Setup of build 14:
==> flow/design.v <==
module fpu #(
    parameter DATA_WIDTH = 32,
    parameter INST_WIDTH = 1
)(
    input                   i_clk,
    input                   i_rst_n,
    input  [DATA_WIDTH-1:0] i_data_a,
    input  [DATA_WIDTH-1:0] i_data_b,
    input  [INST_WIDTH-1:0] i_inst,
    input                   i_valid,
    output [DATA_WIDTH-1:0] o_data,
    output                  o_valid
);
    reg [DATA_WIDTH-1:0] o_data_r, o_data_w; 
    reg                  o_valid_r, o_valid_w;
    wire [30:23]          i_expo_a, i_expo_b;
    wire [22:0]           i_frag_a, i_frag_b;
    reg [30:23]           i_expo_sub;
    reg [30:23]           o_expo;
    wire                  i_sign_a, i_sign_b;
    reg [46:0]            i_frag_aa, i_frag_bb;
    reg [23:0]            i_frag_a1, i_frag_b1;
    reg [46:0]            i_frag_af, i_frag_bf;
    reg [47:0]            i_frag_o, i_frag_ma, i_frag_mb;
    reg [22:0]            i_frag_oo;
    assign o_data = o_data_r;   
    assign o_valid = o_valid_r;
    assign i_expo_a = i_data_a[30:23];
    assign i_expo_b = i_data_b[30:23];
    assign i_frag_a = i_data_a[22:0];
    assign i_frag_b = i_data_b[22:0];
    assign i_sign_a = i_data_a[DATA_WIDTH-1];
    assign i_sign_b = i_data_b[DATA_WIDTH-1];
    always @(*) begin
        i_expo_sub = 8'd0;
        o_expo     = 8'd0;
        i_frag_aa  = 47'd0;
        i_frag_bb  = 47'd0;
        i_frag_a1  = 24'd0;
        i_frag_b1  = 24'd0;
        i_frag_af  = 47'd0;
        i_frag_bf  = 47'd0;
        i_frag_o   = 48'd0;
        i_frag_ma  = 48'd0;
        i_frag_mb  = 48'd0;
        i_frag_oo  = 23'd0;
        if (i_valid) begin     
            case (i_inst) 
                1'd0: begin   
                    i_frag_a1 = {1'b1, i_frag_a};
                    i_frag_b1 = {1'b1, i_frag_b};
                    if (i_expo_a > i_expo_b) begin 
                        i_expo_sub = i_expo_a - i_expo_b;
                        i_frag_bf = {i_frag_b1, 23'b0};
                        i_frag_bb = i_frag_bf >> i_expo_sub;
                        i_frag_aa = {i_frag_a1, 23'b0};
                        o_expo = i_expo_a;
                    end
                    else begin
                        i_expo_sub = i_expo_b - i_expo_a;
                        i_frag_af = {i_frag_a1, 23'b0};
                        i_frag_aa = i_frag_af >> i_expo_sub;
                        i_frag_bb = {i_frag_b1, 23'b0};
                        o_expo = i_expo_b;
                    end
                    if (i_sign_a ^ i_sign_b) begin                        
                        if (i_frag_aa > i_frag_bb) begin
                            i_frag_o = i_frag_aa - i_frag_bb;
                            o_data_w[DATA_WIDTH-1] = i_sign_a;
                        end
                        else begin
                            i_frag_o = i_frag_bb - i_frag_aa;
                            o_data_w[DATA_WIDTH-1] = i_sign_b;
                        end
                        if (i_frag_o[46] == 1) begin
                            if (i_frag_o[22] == 1)
                                o_data_w[22:0] = i_frag_o[45:23]+1;
                            else
                                o_data_w[22:0] = i_frag_o[45:23];
                            o_data_w[30:23] = o_expo;
                        end
                        else if (i_frag_o[45] == 1) begin
                            if (i_frag_o[21] == 1)
                                o_data_w[22:0] = i_frag_o[44:22]+1;
                            else
                                o_data_w[22:0] = i_frag_o[44:22];
                            o_data_w[30:23] = o_expo - 1;
                        end
                        else if (i_frag_o[44] == 1) begin
                            if (i_frag_o[20] == 1)
                                o_data_w[22:0] = i_frag_o[43:21]+1;
                            else
                                o_data_w[22:0] = i_frag_o[43:21];
                            o_data_w[30:23] = o_expo - 2;
                        end
                        else if (i_frag_o[43] == 1) begin
                            if (i_frag_o[19] == 1)
                                o_data_w[22:0] = i_frag_o[42:20]+1;
                            else
                                o_data_w[22:0] = i_frag_o[42:20];
                            o_data_w[30:23] = o_expo - 3;
                        end
                        else if (i_frag_o[42] == 1) begin
                            if (i_frag_o[18] == 1)
                                o_data_w[22:0] = i_frag_o[41:19]+1;
                            else
                                o_data_w[22:0] = i_frag_o[41:19];
                            o_data_w[30:23] = o_expo - 4;
                        end
                        else begin
                            o_data_w[22:0] = i_frag_o[39:17];
                            o_data_w[30:23] = o_expo;                               
                        end
                    end
                    else begin
                        i_frag_o = i_frag_aa + i_frag_bb;
                        if (i_frag_o[47] == 1) begin
                            if (i_frag_o[23] == 1)
                                o_data_w[22:0] = i_frag_o[46:24]+1;
                            else
                                o_data_w[22:0] = i_frag_o[46:24];
                            o_data_w[30:23] = o_expo + 1;
                        end
                        else if (i_frag_o[46] == 1) begin
                            if (i_frag_o[22] == 1)
                                o_data_w[22:0] = i_frag_o[45:23] + 1;
                            else
                                o_data_w[22:0] = i_frag_o[45:23];
                            o_data_w[30:23] = o_expo;
                        end
                        else begin
                            o_data_w[22:0] = i_frag_o[44:12];
                            o_data_w[30:23] = o_expo - 1;
                        end
                        o_data_w[DATA_WIDTH-1] = i_sign_a;
                    end
                    o_valid_w = 1;                    
                end
                1'd1: begin
                    o_expo = i_expo_a + i_expo_b - 127;
                    o_data_w[DATA_WIDTH-1] = i_sign_a ^ i_sign_b;
                    i_frag_ma[47:24] = 24'd0;
                    i_frag_ma[23] = 1;
                    i_frag_ma[22:0] = i_frag_a;
                    i_frag_mb[47:24] = 24'd0;
                    i_frag_mb[23] = 1;
                    i_frag_mb[22:0] = i_frag_b;
                    i_frag_o = i_frag_ma * i_frag_mb;
                    if (i_frag_o[22] && i_frag_o[21]) begin
                        i_frag_o[47:23] = i_frag_o[47:23] + 1;
                    end
                    else if (i_frag_o[22] && ~i_frag_o[21]) begin 
                        i_frag_o[20] = |i_frag_o[20:0]? 1 : 0;  
                        if (i_frag_o[20] == 1)
                            i_frag_o[47:23] = i_frag_o[47:23] + 1;
                        else if (i_frag_o[23] == 1)
                            i_frag_o[47:23] = i_frag_o[47:23] + 1;
                    end
                    if (i_frag_o[47] || ~i_frag_o[46]) begin
                        if (i_frag_o[47]) begin
                            i_frag_o = i_frag_o >> 1;
                            o_expo = o_expo + 1;   
                        end  
                        if (i_frag_o[22] && i_frag_o[21]) begin
                            i_frag_o[47:23] = i_frag_o[47:23] + 1;
                        end
                        else if (i_frag_o[22] && ~i_frag_o[21]) begin 
                            i_frag_o[20] = |i_frag_o[20:0]? 1 : 0;  
                            if (i_frag_o[20] == 1)
                                i_frag_o[47:23] = i_frag_o[47:23] + 1;
                            else if (i_frag_o[23] == 1)
                                i_frag_o[47:23] = i_frag_o[47:23] + 1;
                        end
                    end
                    o_data_w[22:0] = i_frag_o[45:23];
                    o_data_w[30:23] = o_expo;
                    o_valid_w = 1;    
                end
                default: begin
                    o_data_w     = 0;
                    o_valid_w    = 1;  
                end  
            endcase
        end else begin
            o_data_w     = 0; 
            o_valid_w    = 0;  
        end
    end
    always @(posedge i_clk or negedge i_rst_n) begin
        if(~i_rst_n) begin    
            o_data_r <= 0;
            o_valid_r <= 0;
        end else begin
            o_data_r <= o_data_w;
            o_valid_r <= o_valid_w;
        end
    end
endmodule
Settings: LEC_CHECK=0, CAP_MARGIN=20, CORE_MARGIN=2, CORE_UTILIZATION=68, CTS_CLUSTER_DIAMETER=334, CTS_CLUSTER_SIZE=37, MIN_ROUTING_LAYER=met1, PLACE_DENSITY=0.63, SETUP_SLACK_MARGIN=-1.51, SLEW_MARGIN=25, TNS_END_PERCENT=100; clock period 9.54 ns.
run.sh (not shown) runs the stock make flow with config.mk's settings and CLKGATE_MAP_FILE=.
Build 14 never completed; the flow aborted with a tool error in global routing (5_1_grt).
--- input diff build 14..build 19 ---
--- a/flow/config.mk
+++ b/flow/config.mk
@@ -6,11 +6,12 @@
 export NUM_CORES = 4
 export LEC_CHECK = 0
-export CAP_MARGIN = 20
+export CAP_MARGIN = 30
 export CORE_MARGIN = 2
-export CORE_UTILIZATION = 68
-export CTS_CLUSTER_DIAMETER = 334
+export CORE_UTILIZATION = 72
+export CTS_CLUSTER_DIAMETER = 97
 export CTS_CLUSTER_SIZE = 37
+export GPL_ROUTABILITY_DRIVEN = 0
 export MIN_ROUTING_LAYER = met1
-export PLACE_DENSITY = 0.63
+export PLACE_DENSITY = 0.35
 export SETUP_SLACK_MARGIN = -1.51
 export SLEW_MARGIN = 25
--- outcome ---
Status: build 19 FAILED at detailed placement (3_5_place_dp) (tool error). As far as post-synthesis cell count from yosys goes, build 19 and build 14 are indistinguishable; the numbers are identical. As far as synthesized chip area reported by yosys goes, build 14 and build 19 are indistinguishable; the numbers are identical. Re number of buffers added on ports: no difference whatsoever between build 14 and build 19. Comparing build 14 with build 19, the synthesized area came out essentially unchanged. When build 19 is set beside build 14, its initial cell density of the core turns out to be 4.4 points larger. Comparing full die area for build 14 and build 19, the smaller number came from build 19.
[inputs] build 52 vs build 19
==> flow/config.mk <==
export PLATFORM = sky130hd
export DESIGN_NAME = fpu
export DESIGN_NICKNAME = fpu
export VERILOG_FILES = /design/flow/design.v
export SDC_FILE = /design/flow/constraint.sdc
export NUM_CORES = 4
export LEC_CHECK = 0
export CAP_MARGIN = 20
export CORE_MARGIN = 2
export CORE_UTILIZATION = 58
export CTS_CLUSTER_DIAMETER = 334
export MIN_ROUTING_LAYER = met1
export PLACE_DENSITY_LB_ADDON = 0.09
export SETUP_SLACK_MARGIN = -1.51
export SLEW_MARGIN = 25
export TNS_END_PERCENT = 100
Notes after the runs:
- Build 52 completed end to end; final checks failed (setup timing).
- No final results exist for build 19, since it was stopped by error DPL-0033 during detailed placement (3_5_place_dp).
- Compared with build 19, in build 52 simple-gate portion of the synthesized area about even; aoi/oai-family share of the synthesized area about even; full die area rose 0.014 sq mm; standard-cell row count rose 10.
- Diff build 19 -> build 52 | horizontal extent of the die | up by more than 10%
Edits applied to the flow inputs when going from build 52 to build 60:
==> flow/config.mk <==
export PLATFORM = sky130hd
export DESIGN_NAME = fpu
export DESIGN_NICKNAME = fpu
export VERILOG_FILES = /design/flow/design.v
export SDC_FILE = /design/flow/constraint.sdc
export NUM_CORES = 4
export LEC_CHECK = 0
export CAP_MARGIN = 20
export CORE_MARGIN = 2
export CORE_UTILIZATION = 40
export SLEW_MARGIN = 20
==> flow/constraint.sdc <==
create_clock -name core_clock -period 13.8 [get_ports {i_clk}]
set_input_delay 2.7600 -clock core_clock [delete_from_list [all_inputs] [get_ports {i_clk}]]
set_output_delay 2.7600 -clock core_clock [all_outputs]
set_load 0.01 [all_outputs]
Results
For the data required time at the worst endpoint, build 60 came in 4370 ps higher than build 52 did.
Of build 52 and build 60, the lower final period utilization belongs to build 60.
On post-route non-filler standard cell count, the lower figure sits with build 60, not build 52.
Final number of setup-violating endpoints in build 60 vs build 52: down 31
Build 60: PASS, flow complete, no timing, DRC or antenna violations
Lower met2 track utilization from global routing was reported by build 60, not build 52.
